==> 03-27: inputs <==
==> flow/design.v <==
`timescale 1ns / 1ps
module FIFO(clk, rst, wr_en, rd_en, buf_in, buf_out, buf_empty, buf_full, fifo_counter);
input clk, rst, wr_en, rd_en;
input [7:0] buf_in;
output [7:0] buf_out;
output buf_empty, buf_full;
output [6:0] fifo_counter;
reg [7:0] buf_out;
reg buf_empty, buf_full;
reg [6:0] fifo_counter;
reg [5:0] rd_ptr, wr_ptr;
reg [7:0] buf_mem[63:0];
always@ (fifo_counter) begin
    buf_empty = (fifo_counter == 0);  
    buf_full = (fifo_counter == 64);  
end
always @(posedge clk or posedge rst) begin
    if( rst )  
        fifo_counter <= 0;
    else if((!buf_full && wr_en) && (!buf_empty && rd_en))  
        fifo_counter <= fifo_counter;
    else if (!buf_full && wr_en)  
        fifo_counter <= fifo_counter + 1;
    else if (!buf_empty && rd_en)  
        fifo_counter <= fifo_counter - 1;
    else  
        fifo_counter <= fifo_counter;
end
always @(posedge clk or posedge rst) begin
    if (rst)  
        buf_out <= 0;
    else begin
        if (rd_en && !buf_empty)
            buf_out <= buf_mem[rd_ptr];
        else  
            buf_out <= buf_out;
    end
end
always @(posedge clk) begin
    if (!buf_full && wr_en)
        buf_mem[wr_ptr] <= buf_in;
    else
        buf_mem[wr_ptr] <= buf_mem[wr_ptr];
end
always @(posedge clk or posedge rst) begin
    if(rst) begin
        wr_ptr <= 0;
        rd_ptr <= 0;
    end
    else begin
        if (!buf_full && wr_en)  
            wr_ptr <= wr_ptr + 1;
        else  
            wr_ptr <= wr_ptr;
        if (!buf_empty && rd_en)  
            rd_ptr <= rd_ptr + 1;
        else  
            rd_ptr <= rd_ptr;               
    end
end
endmodule
==> flow/run.sh <==
#!/bin/bash
# the make line also repeats each setting of config.mk as NAME=value (left out here)
make -C /OpenROAD-flow-scripts/flow DESIGN_CONFIG=/design/flow/config.mk WORK_HOME=/design/flow/orfs CLKGATE_MAP_FILE= finish
==> flow/config.mk <==
export PLATFORM = sky130hd
export DESIGN_NAME = FIFO
export DESIGN_NICKNAME = FIFO
export VERILOG_FILES = /design/flow/design.v
export SDC_FILE = /design/flow/constraint.sdc
export NUM_CORES = 4
export LEC_CHECK = 0
export CAP_MARGIN = 5
export CORE_MARGIN = 2
export CORE_UTILIZATION = 69
export CTS_CLUSTER_DIAMETER = 29
export CTS_CLUSTER_SIZE = 54
export SETUP_SLACK_MARGIN = 1.12
export SLEW_MARGIN = 20
export TNS_END_PERCENT = 5
==> flow/constraint.sdc <==
create_clock -name core_clock -period 4.1 [get_ports {clk}]
set_input_delay 0.8200 -clock core_clock [delete_from_list [all_inputs] [get_ports {clk}]]
set_output_delay 0.8200 -clock core_clock [all_outputs]
set_load 0.01 [all_outputs]
==> 10-07: changes against 03-27 <==
CAP_MARGIN = 20   (was 5)
CORE_UTILIZATION = 40   (was 69)
CTS_CLUSTER_DIAMETER = not set   (was 29)
CTS_CLUSTER_SIZE = not set   (was 54)
SETUP_SLACK_MARGIN = not set   (was 1.12)
TNS_END_PERCENT = not set   (was 5)
==> flow/constraint.sdc (replaced) <==
create_clock -name core_clock -period 3.71 [get_ports {clk}]
set_input_delay 0.7420 -clock core_clock [delete_from_list [all_inputs] [get_ports {clk}]]
set_output_delay 0.7420 -clock core_clock [all_outputs]
set_load 0.01 [all_outputs]
==> 12-08: changes against 03-27 <==
ABC_AREA = 1   (was not set)
CAP_MARGIN = 20   (was 5)
CORE_UTILIZATION = 72   (was 69)
CTS_CLUSTER_DIAMETER = not set   (was 29)
CTS_CLUSTER_SIZE = not set   (was 54)
SETUP_SLACK_MARGIN = not set   (was 1.12)
TNS_END_PERCENT = not set   (was 5)
==> flow/constraint.sdc (replaced) <==
create_clock -name core_clock -period 6.49 [get_ports {clk}]
set_input_delay 1.2980 -clock core_clock [delete_from_list [all_inputs] [get_ports {clk}]]
set_output_delay 1.2980 -clock core_clock [all_outputs]
set_load 0.01 [all_outputs]
==> comparison <==
- Against 10-07, the synthesized cell count of 12-08 is higher by 92%.
- Of 10-07 and 03-27, 03-27 has the higher first-iteration DRC count (gap 38%, measured against 03-27).
- Combinational power: 10-07 > 03-27 > 12-08.
- The lowest non-clock buffer count belongs to 12-08, the highest to 10-07.
- Register-to-register slack, lowest first: 10-07, 03-27, 12-08.
- In 12-08 the global-route usage is higher than in 03-27, by 1.9 points.
==> figures <==
Yosys stat chip area: 03-27 0.0214 mm²; 12-08 0.0230 mm²; 10-07 0.0214 mm²
Worst-skew pair later-pin latency: 03-27 0.61 ns; 12-08 0.58 ns; 10-07 0.60 ns
Logic depth of the worst path, buffers included: 03-27 4; 12-08 7; 10-07 3
Core region area: 03-27 0.0305 mm²; 12-08 0.0315 mm²; 10-07 0.0527 mm²
Number of detailed-route iterations in the first pass: 03-27 6; 12-08 6; 10-07 7
Run status: 03-27 timing/DRC/antenna clean; 12-08 timing/DRC/antenna clean; 10-07 timing/DRC/antenna clean
Total buffers and inverters traversed by the critical path: 03-27 2; 12-08 3; 10-07 1
Kind of capture point of the worst setup path: 03-27 primary output; 12-08 register; 10-07 primary output
Antenna fix cells: 03-27 1; 12-08 0; 10-07 0
Critical Path Sink: 03-27 buf_full; 12-08 buf_mem[11][5]$_DFFE_PP_; 10-07 buf_full
Post-Synth Adder-Cell Area: 03-27 0.562%; 12-08 0.523%; 10-07 0.562%
Final hold slack: 03-27 0.523 ns; 12-08 0.476 ns; 10-07 0.522 ns
Switching part of the total: 03-27 31.0%; 12-08 38.1%; 10-07 29.7%
Total number of warnings across the stage logs: 03-27 31; 12-08 31; 10-07 27

========
==> inputs of run a <==
// FIFO: RTL as listed in full above, without the edits since
clock: 5.0 ns
lec_check: 0
abc_area: 1
cap_margin: 30
cell_pad_in_sites_detail_placement: 2
cell_pad_in_sites_global_placement: 2
core_margin: 2
core_utilization: 40
cts_cluster_diameter: 20
gpl_timing_driven: 0
max_routing_layer: met4
place_density: 0.86
setup_slack_margin: -0.42
slew_margin: 20
tns_end_percent: 55
run.sh (not shown) runs the stock make flow with config.mk's settings and CLKGATE_MAP_FILE=.
==> run b: changes against run a <==
CAP_MARGIN = 20   (was 30)
CELL_PAD_IN_SITES_DETAIL_PLACEMENT = unset   (was 2)
CELL_PAD_IN_SITES_GLOBAL_PLACEMENT = unset   (was 2)
CORE_UTILIZATION = 68   (was 40)
CTS_CLUSTER_DIAMETER = unset   (was 20)
GPL_TIMING_DRIVEN = unset   (was 0)
MAX_ROUTING_LAYER = unset   (was met4)
PLACE_DENSITY = unset   (was 0.86)
SETUP_SLACK_MARGIN = unset   (was -0.42)
TNS_END_PERCENT = unset   (was 55)
==> flow/constraint.sdc (replaced) <==
create_clock -name core_clock -period 2.16 [get_ports {clk}]
set_input_delay 0.4320 -clock core_clock [delete_from_list [all_inputs] [get_ports {clk}]]
set_output_delay 0.4320 -clock core_clock [all_outputs]
set_load 0.01 [all_outputs]
==> run c: changes against run a <==
ABC_AREA = unset   (was 1)
CAP_MARGIN = 20   (was 30)
CELL_PAD_IN_SITES_DETAIL_PLACEMENT = unset   (was 2)
CELL_PAD_IN_SITES_GLOBAL_PLACEMENT = unset   (was 2)
CORE_UTILIZATION = 70   (was 40)
CTS_CLUSTER_DIAMETER = unset   (was 20)
GPL_TIMING_DRIVEN = unset   (was 0)
MAX_ROUTING_LAYER = unset   (was met4)
PLACE_DENSITY = unset   (was 0.86)
SETUP_SLACK_MARGIN = unset   (was -0.42)
TNS_END_PERCENT = unset   (was 55)
==> flow/constraint.sdc (replaced) <==
create_clock -name core_clock -period 2.08 [get_ports {clk}]
set_input_delay 0.4160 -clock core_clock [delete_from_list [all_inputs] [get_ports {clk}]]
set_output_delay 0.4160 -clock core_clock [all_outputs]
set_load 0.01 [all_outputs]
==> ci_impl_report.md <==
## Implementation flow summary

| Metric | Value |
|---|---|
| Placeable Area | `~57000 um^2` |
| Inverter count | `about 190` |
| Yosys cell types | `30` |
| Flop pwr share | `0.222` |
| Overall power | `roughly 25000 uW` |
| DP Worst Slack | `0.857 ns` |
| Top cells by area | `edfxtp_1 (67%), nand2_1 (12%), nand3_1 (6.2%)` |
| Hold Path Origin | `buf_out[4]` |
| Switching power share of the total | `0.424` |
| Fill count | `5470` |
| Outcome | `timing/DRC/antenna clean` |
| Logic pwr share | `0.307` |
| Clock power share | `0.471` |
Source of the figures above: run a

==> ci_impl_report.md <==
## Implementation flow summary

| Metric | Value |
|---|---|
| Outcome | `finished with violations` |
| Violated Checks | `negative setup slack` |
| Yosys cell types | `between 50 and 60` |
| Clock power share | `0.272` |
| Top cells by area | `edfxtp_1 (72%), mux4_2 (8.7%), mux2i_1 (4.1%)` |
| Post-route worst setup slack | `-0.578 ns` |
| DP Worst Slack | `-0.721 ns` |
| Final setup vio count | `535` |
| Switching power share of the total | `0.306` |
| Fill count | `between 1000 and 1500` |
| Flop pwr share | `0.397` |
| Final ANT Viol Nets | `0` |
| Combinational gates | `~500` |
| Logic pwr share | `0.331` |
Source of the figures above: run c

==> ci_impl_report.md <==
## Implementation flow summary

| Metric | Value |
|---|---|
| Outcome | `finished with violations` |
| Violated Checks | `negative setup slack` |
| Async set-or-reset flop fraction in the synthesized netlist | `0.0501` |
| Clock power share | `0.266` |
| Clock sink total | `around 540` |
| Post-route worst setup slack | `-0.0832 ns` |
| Final setup vio count | `2` |
| Placeable Area | `33400 um^2` |
| Flop pwr share | `0.361` |
| Logic pwr share | `0.373` |
| Switching power share of the total | `0.373` |
| Inverter count | `189` |
| DP Worst Slack | `-0.234 ns` |
| Top cells by area | `edfxtp_1 (67%), nand2_1 (12%), nand3_1 (6.2%)` |
| Fill count | `2094` |
| Overall power | `approximately 34000 uW` |
Source of the figures above: run b


========
==> run C <==
RTL: the design.v shown in full above, as it stands there.
==> flow/config.mk <==
export PLATFORM = sky130hd
export DESIGN_NAME = FIFO
export DESIGN_NICKNAME = FIFO
export VERILOG_FILES = /design/flow/design.v
export SDC_FILE = /design/flow/constraint.sdc
export NUM_CORES = 4
export LEC_CHECK = 0
export ABC_AREA = 1
export CAP_MARGIN = 0
export CELL_PAD_IN_SITES_GLOBAL_PLACEMENT = 0
export CORE_ASPECT_RATIO = 0.98
export CORE_MARGIN = 2
export CORE_UTILIZATION = 51
export CTS_CLUSTER_DIAMETER = 148
export GPL_TIMING_DRIVEN = 1
export HOLD_SLACK_MARGIN = 0.3
export MAX_ROUTING_LAYER = met4
export PLACE_DENSITY_LB_ADDON = 0.17
export SETUP_SLACK_MARGIN = 0.52
export SLEW_MARGIN = 35
export TNS_END_PERCENT = 70
==> flow/constraint.sdc <==
create_clock -name core_clock -period 5.41 [get_ports {clk}]
set_input_delay 1.0820 -clock core_clock [delete_from_list [all_inputs] [get_ports {clk}]]
set_output_delay 1.0820 -clock core_clock [all_outputs]
set_load 0.01 [all_outputs]
==> inputs of run A, as changes to run C <==
- CELL_PAD_IN_SITES_DETAIL_PLACEMENT: unset -> 2
- CORE_ASPECT_RATIO: 0.98 -> 1.69
- GPL_ROUTABILITY_DRIVEN: unset -> 0
- PLACE_DENSITY_LB_ADDON: 0.17 -> 0.25
- SLEW_MARGIN: 35 -> 25
- TNS_END_PERCENT: 70 -> 45
==> flow/constraint.sdc (replaced) <==
create_clock -name core_clock -period 2.82 [get_ports {clk}]
set_input_delay 0.5640 -clock core_clock [delete_from_list [all_inputs] [get_ports {clk}]]
set_output_delay 0.5640 -clock core_clock [all_outputs]
set_load 0.01 [all_outputs]
==> inputs of run E, as changes to run C <==
- CAP_MARGIN: 0 -> 20
- CELL_PAD_IN_SITES_GLOBAL_PLACEMENT: 0 -> unset
- CORE_ASPECT_RATIO: 0.98 -> unset
- CORE_UTILIZATION: 51 -> 16
- CTS_CLUSTER_DIAMETER: 148 -> unset
- GPL_TIMING_DRIVEN: 1 -> unset
- HOLD_SLACK_MARGIN: 0.3 -> unset
- MAX_ROUTING_LAYER: met4 -> unset
- PLACE_DENSITY_LB_ADDON: 0.17 -> unset
- SETUP_SLACK_MARGIN: 0.52 -> unset
- SLEW_MARGIN: 35 -> 20
- TNS_END_PERCENT: 70 -> unset
==> flow/constraint.sdc (replaced) <==
create_clock -name core_clock -period 2.05 [get_ports {clk}]
set_input_delay 0.4100 -clock core_clock [delete_from_list [all_inputs] [get_ports {clk}]]
set_output_delay 0.4100 -clock core_clock [all_outputs]
set_load 0.01 [all_outputs]
==> results <==
metric	run E	run A	run C
Combinational share of cell area	21.0%	-	22.2%
Deepest clock path buffer count	3	-	3
Total power	39.6 mW	-	13.0 mW
Fin crit share	110%	-	65.4%
Aggregate negative setup slack	-22,820 ps	-	0 ps
Worst slew margin	48.9%	-	40.1%
Cell total after placement	4,135	2,737	2,663
Met2 layer wire length in the routed design	31.2 mm	-	27.6 mm
Detail-routed via count per cell	3.73	-	5.49
Clock latency on the worst-skew pair	630 ps	-	600 ps
Number of buffers inserted for hold repair after clock tree synthesis	0	-	0
Buffer cell driving the clock tree root	clkbuf_16	-	clkbuf_16
Design Area, Final	0.0301 mm2	-	0.0253 mm2
Area Overhead vs Synth	31.1%	-	9.99%
Cell group occupying the most layout area	flip-flops and latches	-	flip-flops and latches
Max-cap violations	0	-	0
Number of DRC violations after detailed routing	0	-	0
Switch Pwr	15.2 mW	-	4.86 mW
Capture point of the worst path	fifo_counter[6]	-	buf_mem[33][2]
Horizontal die size	383 um	167 um	218 um
Critical path depth	16	-	7
Status	failed layout checks	stopped before the end	timing/DRC/antenna clean
Stage where the flow stopped	-	clock tree synthesis	-
Layout check failures	negative setup slack	-	-
Top layer reached by signal wires	met4	-	met4
Critical R2R Capture	fifo_counter[6]	-	buf_out[0]

========
==> job 9192 <==
// FIFO: RTL as listed in full above, without the edits since
clock: 3.06 ns
lec_check: 0
cap_margin: 20
cell_pad_in_sites_global_placement: 0
core_aspect_ratio: 0.98
core_margin: 2
core_utilization: 72
cts_cluster_diameter: 349
cts_cluster_size: 14
gpl_timing_driven: 1
max_routing_layer: met4
place_density_lb_addon: 0.02
setup_slack_margin: 0.87
slew_margin: 25
tns_end_percent: 60
==> job 5663: changes against job 9192 <==
Settings changed: ABC_AREA set to 1, CELL_PAD_IN_SITES_GLOBAL_PLACEMENT 0 to unset, CORE_ASPECT_RATIO 0.98 to unset, CTS_CLUSTER_DIAMETER 349 to 30, CTS_CLUSTER_SIZE 14 to unset, GPL_TIMING_DRIVEN 1 to unset, MAX_ROUTING_LAYER met4 to unset, PLACE_DENSITY_LB_ADDON 0.02 to 0.06, SETUP_SLACK_MARGIN 0.87 to 0.58, SLEW_MARGIN 25 to 20, TNS_END_PERCENT 60 to unset.
==> flow/constraint.sdc (replaced) <==
create_clock -name core_clock -period 2.08 [get_ports {clk}]
set_input_delay 0.4160 -clock core_clock [delete_from_list [all_inputs] [get_ports {clk}]]
set_output_delay 0.4160 -clock core_clock [all_outputs]
set_load 0.01 [all_outputs]
==> job 9713: changes against job 9192 <==
Settings changed: ABC_AREA set to 1, CELL_PAD_IN_SITES_GLOBAL_PLACEMENT 0 to unset, CORE_ASPECT_RATIO 0.98 to 1.42, CTS_CLUSTER_DIAMETER 349 to 168, CTS_CLUSTER_SIZE 14 to 10, GPL_TIMING_DRIVEN 1 to unset, MAX_ROUTING_LAYER met4 to unset, PLACE_DENSITY_LB_ADDON 0.02 to 0.06, SETUP_SLACK_MARGIN 0.87 to unset, SLEW_MARGIN 25 to 20, TNS_END_PERCENT 60 to unset.
==> flow/constraint.sdc (replaced) <==
create_clock -name core_clock -period 2.06 [get_ports {clk}]
set_input_delay 0.4120 -clock core_clock [delete_from_list [all_inputs] [get_ports {clk}]]
set_output_delay 0.4120 -clock core_clock [all_outputs]
set_load 0.01 [all_outputs]
==> job 1567: changes against job 9192 <==
Settings changed: CAP_MARGIN 20 to 5, CELL_PAD_IN_SITES_GLOBAL_PLACEMENT 0 to unset, CORE_ASPECT_RATIO 0.98 to unset, CTS_CLUSTER_DIAMETER 349 to unset, CTS_CLUSTER_SIZE 14 to 54, GPL_TIMING_DRIVEN 1 to unset, MAX_ROUTING_LAYER met4 to unset, PLACE_DENSITY set to 0.66, PLACE_DENSITY_LB_ADDON 0.02 to unset, SETUP_SLACK_MARGIN 0.87 to unset, SLEW_MARGIN 25 to 20, TNS_END_PERCENT 60 to 5.
==> flow/constraint.sdc (replaced) <==
create_clock -name core_clock -period 4.65 [get_ports {clk}]
set_input_delay 0.9300 -clock core_clock [delete_from_list [all_inputs] [get_ports {clk}]]
set_output_delay 0.9300 -clock core_clock [all_outputs]
set_load 0.01 [all_outputs]
==> summary of the runs <==
Job 1567 passed the timing, design-rule and antenna checks. Job 9713 completed, yet does not pass: setup timing. Job 5663 ended with an error in global routing with GRT-0232. Job 9192 produced a clean layout.
Combinational power: job 1567 < job 9192 < job 9713.
The lowest first-iteration DRC count belongs to job 9192, the highest to job 9713.
Routed wire length, highest first: job 9713, job 1567, job 9192.
Worst hold slack, lowest first: job 9713, job 9192, job 1567.
In job 1567 the final cell count is lower than in job 9713, by 43%.
Against job 9713, the non-clock buffer count of job 1567 is lower by 182.
Die area is about the same in job 9192 and job 1567.
Critical path depth: job 9713 > job 9192 > job 1567.
Power and IR drop assume default switching activity.
